==> inputs of maple <==
// usb_top_level
module usb_top_level(
    input logic clk,
    input logic n_rst,
    input logic hsel,
    input logic [3:0] haddr,
    input logic [1:0] htrans,
    input logic  [1:0] hsize,
    input logic hwrite,
    input logic [31:0] hwdata,
    output logic [31:0] hrdata,
    output logic hresp,
    output logic hready,
    output logic d_mode,
    input logic d_plus_in,
    input logic d_minus_in,
    output logic d_plus_out,
    output logic d_minus_out,
    output logic [6:0] buffer_occupancy,
    output logic get_rx_data,
    output logic [3:0] tx_packet,
    output logic tx_transfer_active
);
logic [3:0] rx_packet;
logic rx_data_ready;
logic rx_transfer_active;
logic rx_error;
logic store_rx_packet_data;
logic [7:0] rx_packet_data;
logic flush;
logic [7:0] rx_data;
logic store_tx_data;
logic [7:0] tx_data;
logic clear;
logic tx_error;
logic get_tx_packet_data;
logic [7:0] tx_packet_data;
ahb_slave AHB_SLAVE(
    .clk(clk),
    .n_rst(n_rst),
    .hsel(hsel),
    .hwrite(hwrite),
    .hsize(hsize),
    .haddr(haddr),
    .htrans(htrans),
    .hwdata(hwdata),
    .hrdata(hrdata),
    .hresp(hresp),
    .hready(hready),
    .dmode(d_mode),
    .rx_packet(rx_packet),
    .rx_data_ready(rx_data_ready),
    .rx_transfer_active(rx_transfer_active),
    .rx_error(rx_error),
    .buffer_occupancy(buffer_occupancy),
    .rx_data(rx_data),
    .get_rx_data(get_rx_data),
    .store_tx_data(store_tx_data),
    .tx_data(tx_data),
    .clear(clear),
    .tx_packet(tx_packet),
    .tx_transfer_active(tx_transfer_active),
    .tx_error(tx_error)
);
buffer BUFFER(
    .clk(clk),
    .n_rst(n_rst),
    .store_tx_data(store_tx_data),
    .store_rx_packet_data(store_rx_packet_data),
    .get_rx_data(get_rx_data),
    .get_tx_packet_data(get_tx_packet_data),
    .tx_data(tx_data),
    .rx_packet_data(rx_packet_data),
    .clear(clear),
    .flush(flush),
    .buffer_occupancy(buffer_occupancy),
    .rx_data(rx_data),
    .tx_packet_data(tx_packet_data)
);
usb_transmitter TRANSMITTER(
    .clk(clk),
    .n_rst(n_rst),
    .buffer_occupancy(buffer_occupancy),
    .tx_packet(tx_packet),
  ...
==> flow/config.mk <==
export PLATFORM = sky130hd
export DESIGN_NAME = usb_top_level
export DESIGN_NICKNAME = usb_top_level
export VERILOG_FILES = /design/flow/design.v
export SDC_FILE = /design/flow/constraint.sdc
export NUM_CORES = 4
export LEC_CHECK = 0
export ABC_AREA = 1
export CAP_MARGIN = 20
export CELL_PAD_IN_SITES_DETAIL_PLACEMENT = 0
export CELL_PAD_IN_SITES_GLOBAL_PLACEMENT = 0
export CORE_MARGIN = 2
export CORE_UTILIZATION = 39
export CTS_CLUSTER_DIAMETER = 385
export CTS_CLUSTER_SIZE = 21
export GPL_ROUTABILITY_DRIVEN = 0
export GPL_TIMING_DRIVEN = 1
export MAX_ROUTING_LAYER = met4
export MIN_ROUTING_LAYER = met2
export PLACE_DENSITY = 0.93
export SLEW_MARGIN = 0
export TNS_END_PERCENT = 35
==> flow/constraint.sdc <==
create_clock -name core_clock -period 11.2 [get_ports {clk}]
set_input_delay 2.2400 -clock core_clock [delete_from_list [all_inputs] [get_ports {clk}]]
set_output_delay 2.2400 -clock core_clock [all_outputs]
set_load 0.01 [all_outputs]
run.sh (not shown) runs the stock make flow with config.mk's settings and CLKGATE_MAP_FILE=.
==> inputs of zinc, as changes to maple <==
Settings changed: ABC_AREA 1 to not set, CELL_PAD_IN_SITES_DETAIL_PLACEMENT 0 to not set, CELL_PAD_IN_SITES_GLOBAL_PLACEMENT 0 to not set, CORE_UTILIZATION 39 to 45, CTS_CLUSTER_DIAMETER 385 to not set, CTS_CLUSTER_SIZE 21 to not set, GPL_ROUTABILITY_DRIVEN 0 to not set, GPL_TIMING_DRIVEN 1 to not set, MAX_ROUTING_LAYER met4 to not set, MIN_ROUTING_LAYER met2 to not set, PLACE_DENSITY 0.93 to not set, SETUP_SLACK_MARGIN set to -0.3, SLEW_MARGIN 0 to 20, TNS_END_PERCENT 35 to not set.
==> flow/constraint.sdc (replaced) <==
create_clock -name core_clock -period 6.66 [get_ports {clk}]
set_input_delay 1.3320 -clock core_clock [delete_from_list [all_inputs] [get_ports {clk}]]
set_output_delay 1.3320 -clock core_clock [all_outputs]
set_load 0.01 [all_outputs]
==> inputs of tundra, as changes to maple <==
Settings changed: ABC_AREA 1 to not set, CELL_PAD_IN_SITES_GLOBAL_PLACEMENT 0 to not set, CORE_UTILIZATION 39 to 42, CTS_CLUSTER_DIAMETER 385 to not set, CTS_CLUSTER_SIZE 21 to not set, GPL_ROUTABILITY_DRIVEN 0 to not set, GPL_TIMING_DRIVEN 1 to not set, MAX_ROUTING_LAYER met4 to not set, MIN_ROUTING_LAYER met2 to met1, PLACE_DENSITY 0.93 to not set, PLACE_DENSITY_LB_ADDON set to 0.29, SLEW_MARGIN 0 to 5, TNS_END_PERCENT 35 to not set.
==> flow/constraint.sdc (replaced) <==
create_clock -name core_clock -period 9.87 [get_ports {clk}]
set_input_delay 1.9740 -clock core_clock [delete_from_list [all_inputs] [get_ports {clk}]]
set_output_delay 1.9740 -clock core_clock [all_outputs]
set_load 0.01 [all_outputs]
==> results <==
- maple failed in 5_1_grt on GRT-0116. tundra finished with timing, DRC and antenna clean. zinc finished with timing, DRC and antenna clean.
- In tundra the via count is larger than in zinc, by 1.3%.
- Of tundra and zinc, zinc has the higher routed wire length (gap about 0.46%, measured against zinc).
- In worst hold slack, zinc and tundra hardly differ.
- Synthesized cell count is the same in tundra and zinc.
- Of tundra and zinc, tundra has the higher clock skew (gap 0.027 ns).

* * *

==> inputs of 09-01 <==
usb_top_level again, from the RTL that the note above started with.
export LEC_CHECK = 0
export CAP_MARGIN = 20
export CORE_MARGIN = 2
export CORE_UTILIZATION = 72
export CTS_CLUSTER_DIAMETER = 355
export CTS_CLUSTER_SIZE = 20
export HOLD_SLACK_MARGIN = 0.29
export PLACE_DENSITY = 0.35
export SETUP_SLACK_MARGIN = 1.03
export SLEW_MARGIN = 20
create_clock -name core_clock -period 4.07 [get_ports {clk}]
==> inputs of 07-17, as changes to 09-01 <==
==> flow/config.mk (replaced) <==
export PLATFORM = sky130hd
export DESIGN_NAME = usb_top_level
export DESIGN_NICKNAME = usb_top_level
export VERILOG_FILES = /design/flow/design.v
export SDC_FILE = /design/flow/constraint.sdc
export NUM_CORES = 4
export LEC_CHECK = 0
export CAP_MARGIN = 0
export CORE_MARGIN = 2
export CORE_UTILIZATION = 66
export HOLD_SLACK_MARGIN = 0.29
export SETUP_SLACK_MARGIN = 0.1
export SLEW_MARGIN = 20
==> flow/constraint.sdc (replaced) <==
create_clock -name core_clock -period 3.7 [get_ports {clk}]
set_input_delay 0.7400 -clock core_clock [delete_from_list [all_inputs] [get_ports {clk}]]
set_output_delay 0.7400 -clock core_clock [all_outputs]
set_load 0.01 [all_outputs]
==> summary of the runs <==
07-17 finished but fails on negative setup slack. 09-01 never finished: it broke off in global routing (5_1_grt), error GRT-0116. Synthesized cell count is the same in 09-01 and 07-17. Against 09-01, the die size of 07-17 is larger by 8.9%. Synthesized area is the same in 07-17 and 09-01.
==> figures <==
metric                                                                         07-17                       09-01
Run status                                                           failed layout checks      stopped before the end
Failing step                                                                       -    global routing (5_1_grt)
Reasons for failing layout checks                               negative setup slack                           -
Cell at the root of the clock tree                        sky130_fd_sc_hd__clkbuf_16  sky130_fd_sc_hd__clkbuf_16
Post-CTS setup buffer count                                                       14                         125
Post-Place Cells                                                                5603                        5462
Number of buffers added by the clock tree synthesis step                          83                          46
H-tree Lvls                                                                        3                           2
Vertical extent of the die                                                  252.4 um                    241.8 um
Number of resized instances in the post-cts repair step                           46                         304
Share of the core filled by cells before placement                            66.34%                      72.48%
Chip Width                                                                  252.4 um                    241.8 um
Chip area                                                                 63690 um^2                  58460 um^2
Final Wtd Congestion                                                           1.055                       1.081
Placement Cell Area                                                       45120 um^2                  44150 um^2
Placement-stage worst setup slack                                         -0.1907 ns                  0.06660 ns
Std-Cell Rows                                                                     91                          87
Core footprint                                                            61370 um^2                  56170 um^2
Tally of unique sky130hd cells used after synthesis                               94                          94
Mux frac, synth                                                               3.949%                      3.949%
Cell count after synthesis                                                      4650                        4650
Placed wire-length estimate after detailed placement                       113900 um                   110800 um
